==> branch sierra: inputs <==
## finalproject
module finalproject(clk, rst, rows, LEDs, columns, signalout, ss1, ss2, ss3, ss4, ss5, ss6);
input [3:0] rows;  
input clk;  
input rst;  
output [9:0] LEDs;  
output [3:0] columns;  
output signalout;  
output [6:0] ss1, ss2, ss3, ss4, ss5, ss6;  
wire [31:0] countlow, counthigh;  
keypadwithtones kwt(.rows(rows), .clk(clk), .rst(rst), .LEDs(LEDs), .columns(columns), .countlow(countlow), .counthigh(counthigh));
rotatingdisplay rd(.clk(clk), .rst(rst), .ss1(ss1), .ss2(ss2), .ss3(ss3), .ss4(ss4), .ss5(ss5), .ss6(ss6));
toneprocessor tp(.clk(clk), .rst(rst), .countlow(countlow), .counthigh(counthigh), .signalout(signalout));
endmodule
Settings: LEC_CHECK=0, CAP_MARGIN=20, CORE_MARGIN=2, CORE_UTILIZATION=40, SETUP_SLACK_MARGIN=-0.19, SLEW_MARGIN=20; clock period 4.49 ns.
run.sh (not shown) runs the stock make flow with config.mk's settings and CLKGATE_MAP_FILE=.
==> branch quartz (differences from branch sierra) <==
--- a/flow/config.mk
+++ b/flow/config.mk
@@ -8,5 +8,6 @@
 export CAP_MARGIN = 20
 export CORE_MARGIN = 2
-export CORE_UTILIZATION = 40
-export SETUP_SLACK_MARGIN = -0.19
+export CORE_UTILIZATION = 72
+export CTS_CLUSTER_SIZE = 47
+export PLACE_DENSITY = 0.67
 export SLEW_MARGIN = 20
==> flow/constraint.sdc (replaced) <==
create_clock -name core_clock -period 3.23 [get_ports {clk}]
set_input_delay 0.6460 -clock core_clock [delete_from_list [all_inputs] [get_ports {clk}]]
set_output_delay 0.6460 -clock core_clock [all_outputs]
set_load 0.01 [all_outputs]
==> branch juniper (differences from branch sierra) <==
--- a/flow/config.mk
+++ b/flow/config.mk
@@ -6,7 +6,10 @@
 export NUM_CORES = 4
 export LEC_CHECK = 0
+export ABC_AREA = 1
 export CAP_MARGIN = 20
+export CORE_ASPECT_RATIO = 1.77
 export CORE_MARGIN = 2
-export CORE_UTILIZATION = 40
-export SETUP_SLACK_MARGIN = -0.19
+export CORE_UTILIZATION = 71
+export PLACE_DENSITY = 0.36
+export SETUP_SLACK_MARGIN = 0.6
 export SLEW_MARGIN = 20
==> flow/constraint.sdc (replaced) <==
create_clock -name core_clock -period 5.08 [get_ports {clk}]
set_input_delay 1.0160 -clock core_clock [delete_from_list [all_inputs] [get_ports {clk}]]
set_output_delay 1.0160 -clock core_clock [all_outputs]
set_load 0.01 [all_outputs]
==> reports/results.tsv <==
metric	value	unit
status	complete, but fails checks	
failed_checks	setup timing	
layout_setup_ws	-315	ps
finalSetupViolCount	36	
yosysMostFrequentCell	dfxtp_1	
# the run above: branch quartz

==> reports/results.tsv <==
metric	value	unit
status	finished clean	
finalSetupTns	0	ps
layout_setup_ws	1330	ps
slew_viol_final	0	
finalSetupViolCount	0	
rr_startpoint	rd.counter[0]	
yosysMostFrequentCell	nand2_1	
num-fill-cells	1892	
# the run above: branch juniper

==> reports/results.tsv <==
metric	value	unit
timing.final.hold_violations	0	
coreArea	40900	µm²
status	finished clean	
path_cells	or4_4, or3_1, nor3_1, nand3_1, and3_1, inv_1, ha_1, a21o_1, a21oi_1, o21ai_0, nand2_1, xor2_1, o22ai_1, a21oi_1, a311oi_1	
finalSetupViolCount	0	
# the run above: branch sierra


========
==> run Z: inputs <==
finalproject again, from the RTL that the note above started with.
export LEC_CHECK = 0
export CAP_MARGIN = 20
export CORE_MARGIN = 2
export CORE_UTILIZATION = 72
export CTS_CLUSTER_DIAMETER = 362
export CTS_CLUSTER_SIZE = 19
export PLACE_DENSITY_LB_ADDON = 0.06
export SETUP_SLACK_MARGIN = -0.3
export SLEW_MARGIN = 20
create_clock -name core_clock -period 3.03 [get_ports {clk}]
==> run B: changes against run Z <==
- CORE_UTILIZATION: 72 -> 12
- CTS_CLUSTER_DIAMETER: 362 -> unset
- CTS_CLUSTER_SIZE: 19 -> unset
- PLACE_DENSITY_LB_ADDON: 0.06 -> unset
- SETUP_SLACK_MARGIN: -0.3 -> unset
==> flow/constraint.sdc (replaced) <==
create_clock -name core_clock -period 12.6 [get_ports {clk}]
set_input_delay 2.5200 -clock core_clock [delete_from_list [all_inputs] [get_ports {clk}]]
set_output_delay 2.5200 -clock core_clock [all_outputs]
set_load 0.01 [all_outputs]
==> notes <==
- Run Z reached the layout checks and failed them: setup timing. Run B finished with timing, DRC and antenna clean.
- Of run Z and run B, run Z has the higher non-clock buffer count (gap 217).
- The combinational power of run Z is 5.4 times that of run B.
- Count of clock-buffer cells in the layout: run Z is lower than run B (27).
- Between run B and run Z, the lower first-iteration DRC count is in run B (gap 37%, measured against run Z).
- Synthesized cell count is the same in run Z and run B.
- In total power, run Z is at 3.7 times the value of run B.
- Against run Z, the wire length of run B is lower by 10%.
- The clock power of run Z is 2.6 times that of run B.
- Maximum frequency: run B is lower than run Z (27%).

========
==> inputs of exp/lagoon <==
==> flow/design.v <==
module finalproject(clk, rst, rows, LEDs, columns, signalout, ss1, ss2, ss3, ss4, ss5, ss6);
input [3:0] rows;  
input clk;  
input rst;  
output [9:0] LEDs;  
output [3:0] columns;  
output signalout;  
output [6:0] ss1, ss2, ss3, ss4, ss5, ss6;  
wire [31:0] countlow, counthigh;  
keypadwithtones kwt(.rows(rows), .clk(clk), .rst(rst), .LEDs(LEDs), .columns(columns), .countlow(countlow), .counthigh(counthigh));
rotatingdisplay rd(.clk(clk), .rst(rst), .ss1(ss1), .ss2(ss2), .ss3(ss3), .ss4(ss4), .ss5(ss5), .ss6(ss6));
toneprocessor tp(.clk(clk), .rst(rst), .countlow(countlow), .counthigh(counthigh), .signalout(signalout));
endmodule
module keypadwithtones(rows, clk, rst, LEDs, columns, countlow, counthigh);
input [3:0] rows; 
input clk;
input rst;
output [9:0] LEDs;
reg [9:0] LEDs;
output [3:0] columns;
reg [3:0] columns;
reg[2:0] progress, colprogress;   
reg [3:0] val1, val2;  
reg [15:0] button1, button2;  
reg [31:0] counter;  
output [31:0] countlow, counthigh;
reg [31:0] countlow, counthigh;
always @(posedge clk) begin  
if (rst) begin
LEDs = 10'b00_0000_0000;   
progress = 3'b000;  
colprogress = 3'b000;  
counter = 0;  
columns = 4'b1110;  
val1 = 4'b0000;
val2 = 4'b0000;
button1 = 16'h0000;
button2 = 16'h0000;
countlow = 1136;  
counthigh = 2272;
end else begin
case(progress) 
3'b000: begin  
case(columns)  
4'b1110: begin 
val1 = ~rows;  
button1 = val1;
columns = 4'b1101;  
end
4'b1101: begin
val1 = ~rows;  
button1 = button1 << 4;  
button1 = button1 + val1;  
columns = 4'b1011;  
end
4'b1011: begin 
val1 = ~rows;  
button1 = button1 << 4;  
button1 = button1 + val1;  
columns = 4'b0111;  
end
4'b0111: begin
val1 = ~rows;  
button1 = button1 << 4;  
button1 = button1 + val1;  
columns = 4'b1110;  
progress = 3'b001;  
end
endcase
end
3'b001: begin   
counter = counter + 1'b1;
if (counter >= 500) begin   
case(columns)  
4'b1110: begin
val2 = ~rows;
button2 = val2;
columns = 4'b1101;
end
4'b1101: begin
val2 = ~rows;
button2 = button2 << 4;
button2 = button2 + val2;
columns = 4'b1011;
end
4'b1011: begin
val2 = ~rows;
button2 = button2 << 4;
button2 = button2 + val2;
columns = 4'b0111;
end
4'b0111: begin
val2 = ~rows;
button2 = button2 << 4;
button2 = button2 + val2;
columns = 4'b1110;
counter = 0;
progress = 3'b010;
end
endcase
end
end
3'b010: begin   
if ((button1 == button2) && (button1 != 16'h0000)) begin  
case(button1)  
	16'h80: begin  
	countlow = 1136;
   counthigh = 2272;
	end
	16'h1: begin  
	LEDs = LEDs + 1'b1;
	countlow = 47755;
	counthigh = 95510;
	end
	16'h10: begin  
	LEDs = LEDs + 2'b10;
		countlow = 42565;
		counthigh = 85131;
	end
	16'h100: begin  
	LEDs = LEDs + 2'b11;
		countlow = 37921;
		counthigh = 75842;
	end
	16'h2: begin  
	LEDs = LEDs + 3'b100;
	countlow = 35803;
   counthigh = 71606;
	end
	16'h20: begin  
	LEDs = LEDs + 3'b101;
		countlow = 31888;
		counthigh = 63776;
	end
	16'h200: begin  
	LEDs = LEDs + 3'b110;
		countlow = 28409;
		counthigh = 56818;
	end
	16'h4: begin  
	LEDs = LEDs + 3'b111;
		countlow = 25390;
		counthigh = 50619;
	end
	16'h40: begin  
	LEDs = LEDs + 4'b1000;
		countlow = 23889;
		counthigh = 47778;
	end
	16'h400: begin  
	LEDs = LEDs + 4'b1001;
		countlow = 21282;
		counthigh = 42564;
	end
	16'h1000: begin  
	LEDs = LEDs + 4'b1010;
		countlow = 18960;
		counthigh = 37921;
	end
	16'h2000: begin  
	LEDs = LEDs + 4'b1011;
		countlow = 17896;
		counthigh = 35793;
	end
	16'h4000: begin  
	LEDs = LEDs + 4'b1100;
		countlow = 15943;
		counthigh = 31887;
	end
	16'h8000: begin  
	LEDs = LEDs + 4'b1101;
		countlow = 14204;
		counthigh = 28409;
	end
	16'h8: begin  
	LEDs = LEDs + 4'b1110;
		countlow = 12651;
		counthigh = 25303;
	end
	16'h800: begin  
	LEDs = LEDs + 4'b1111;
		countlow = 11944;
		counthigh = 23889;
	end
	endcase
progress = 3'b011;  
end else progress = 3'b000;  
end
3'b011: begin
counter = counter + 1'b1;
if (counter >= 5000) begin  
case(columns)  
4'b1110: begin
val2 = ~rows;
button2 = val2;
columns = 4'b1101;
end
4'b1101: begin
val2 = ~rows;
button2 = button2 << 4;
button2 = button2 + val2;
columns = 4'b1011;
end
4'b1011: begin
val2 = ~rows;
button2 = button2 << 4;
button2 = button2 + val2;
columns = 4'b0111;
end
4'b0111: begin
val2 = ~rows;
button2 = button2 << 4;
button2 = button2 + val2;
columns = 4'b1110;
counter = 0;
progress = 3'b100;
end
endcase
end
end
3'b100: begin
if (button2 == 16'h0000) begin  
progress = 3'b000;  
countlow = 1136;  
counthigh = 2272;
end else progress = 3'b011;  
end
endcase 
end
end
endmodule 
module toneprocessor(clk, rst, countlow, counthigh, signalout);
output signalout;
reg signalout;
input clk;
input rst;
input [31:0] countlow, counthigh;
reg [31:0] onesecond, mycounter;
reg [3:0] progress;
always@(posedge clk) begin
if (rst) begin
signalout=0;  
onesecond = 100000000;  
mycounter = 0;  
progress = 4'b0000;  
end else begin
case(progress)
default: begin              
			end
4'b0000: begin
	mycounter = mycounter + 1'b1;  
	if (mycounter < countlow) begin  
	signalout = 0;  
	end
	else begin
	progress = 4'b0001;  
	end
end
4'b0001: begin
	mycounter = mycounter + 1'b1;  
	if ((mycounter >= countlow) && (mycounter < counthigh)) begin 
	signalout = 1;  
	end
	else begin
	progress = 4'b0010;  
	end
end
4'b0010: begin
	mycounter = mycounter + 1'b1;  
	if (mycounter >= counthigh) begin  
	signalout = 0;  
	mycounter = 0;  
	end
	else begin
	progress = 4'b0000;  
	end
end
endcase
end
end
endmodule 
module rotatingdisplay(clk, rst, ss1, ss2, ss3, ss4, ss5, ss6);
input clk;  
input rst;
output reg [6:0] ss1, ss2, ss3, ss4, ss5, ss6;  
reg [31:0] counter;  
reg [6:0] g,e,r1,r2,i,f1,o,x,f2,a,l1,l2,two1,zero1,two2,zero2,start;  
always @(posedge clk) begin  
if (rst) begin
counter = 0;
start = 7'b0000000;
ss1 = 7'hFF;
ss2 = 7'hFF;
ss3 = 7'hFF;
ss4 = 7'hFF;
ss5 = 7'hFF;
ss6 = 7'hFF;
g = 7'b0010000;
e = 7'b0000110;
r1 = 7'b1001110;
r2 = 7'b1001110;
i = 7'b1111001;
f1 = 7'b0001110;
o = 7'b1000000;
x = 7'b0001001;
f2 = 7'b0001110;
a = 7'b0001000;
l1 = 7'b1000111;
l2 = 7'b1000111;
two1 = 7'b0100100;
zero1 = 7'b1000000;
two2 = 7'b0100100;
zero2 = 7'b1000000;
end else begin
counter = counter + 1'b1;
if (counter >= 50000) begin  
counter = 0;  
ss6 = ss5;
ss5 = ss4;
ss4 = ss3;
ss3 = ss2;
ss2 = ss1;
ss1 = g;  
start = g;
g = e;
e = r1;
r1 = r2;
r2 = i;
i = f1;
f1 = o;
o = x;
x = f2;
f2 = a;
a = l1;
l1 = l2;
l2 = two1;
two1 = zero1;
zero1 = two2;
two2 = zero2;
zero2 = start;
end
end
end
endmodule
==> flow/run.sh <==
#!/bin/bash
# the make line also repeats each setting of config.mk as NAME=value (left out here)
make -C /OpenROAD-flow-scripts/flow DESIGN_CONFIG=/design/flow/config.mk WORK_HOME=/design/flow/orfs CLKGATE_MAP_FILE= finish
==> flow/config.mk <==
export PLATFORM = sky130hd
export DESIGN_NAME = finalproject
export DESIGN_NICKNAME = finalproject
export VERILOG_FILES = /design/flow/design.v
export SDC_FILE = /design/flow/constraint.sdc
export NUM_CORES = 4
export LEC_CHECK = 0
export ABC_AREA = 0
export CAP_MARGIN = 20
export CORE_MARGIN = 2
export CORE_UTILIZATION = 22
export CTS_CLUSTER_DIAMETER = 49
export CTS_CLUSTER_SIZE = 68
export GPL_ROUTABILITY_DRIVEN = 0
export MAX_ROUTING_LAYER = met4
export PLACE_DENSITY_LB_ADDON = 0.08
export SETUP_SLACK_MARGIN = -0.08
export SLEW_MARGIN = 20
==> flow/constraint.sdc <==
create_clock -name core_clock -period 5.8 [get_ports {clk}]
set_input_delay 1.1600 -clock core_clock [delete_from_list [all_inputs] [get_ports {clk}]]
set_output_delay 1.1600 -clock core_clock [all_outputs]
set_load 0.01 [all_outputs]
==> exp/maple (differences from exp/lagoon) <==
==> flow/config.mk (replaced) <==
export PLATFORM = sky130hd
export DESIGN_NAME = finalproject
export DESIGN_NICKNAME = finalproject
export VERILOG_FILES = /design/flow/design.v
export SDC_FILE = /design/flow/constraint.sdc
export NUM_CORES = 4
export LEC_CHECK = 0
export ABC_AREA = 1
export CAP_MARGIN = 20
export CELL_PAD_IN_SITES_DETAIL_PLACEMENT = 1
export CELL_PAD_IN_SITES_GLOBAL_PLACEMENT = 1
export CORE_ASPECT_RATIO = 1.92
export CORE_MARGIN = 2
export CORE_UTILIZATION = 40
export CTS_CLUSTER_DIAMETER = 299
export GPL_ROUTABILITY_DRIVEN = 0
export HOLD_SLACK_MARGIN = 0.08
export PLACE_DENSITY = 0.49
export SLEW_MARGIN = 20
==> flow/constraint.sdc (replaced) <==
create_clock -name core_clock -period 3.09 [get_ports {clk}]
set_input_delay 0.6180 -clock core_clock [delete_from_list [all_inputs] [get_ports {clk}]]
set_output_delay 0.6180 -clock core_clock [all_outputs]
set_load 0.01 [all_outputs]
==> results.yml <==
# flow metrics
yosys:
  ys_area_um2: 18300
  yosys-top-cells-count: "nand2_1 (762), nor2_1 (366), dfxtp_1 (328), inv_1 (272), nand3_1 (244)"
worst_hold_path:
  holdPathEnd: "rd.zero2[0]"
timing:
  layout_min_cycle_time_ps: 2970
outcome:
  status: "finished clean"
finish:
  layout.cells.non_filler: 3476
  clockBufferCount: 48
That was exp/maple.
==> results.yml <==
# flow metrics
finish:
  logic_area_um2: 9400
  clockBufferCount: 69
  sh_seq_area: 0.323
timing:
  layout_min_cycle_time_ps: 4140
  setup_ws_ps: 1660
  tns_ps: 0
  slew_headroom: 0.282
yosys:
  ys_area_um2: 16600
  yosys-top-cells-count: "dfxtp_1 (328), nor2_1 (234), nand2_1 (192), nand3_1 (146), mux2i_1 (108)"
outcome:
  status: "finished clean"
worst_hold_path:
  holdPathEnd: "rd.r1[4]"
power_and_ir_drop:
  power_mw: 6.93
clock_network:
  cts_num_sinks: 328
That was exp/lagoon.
Power and IR drop assume default switching activity.
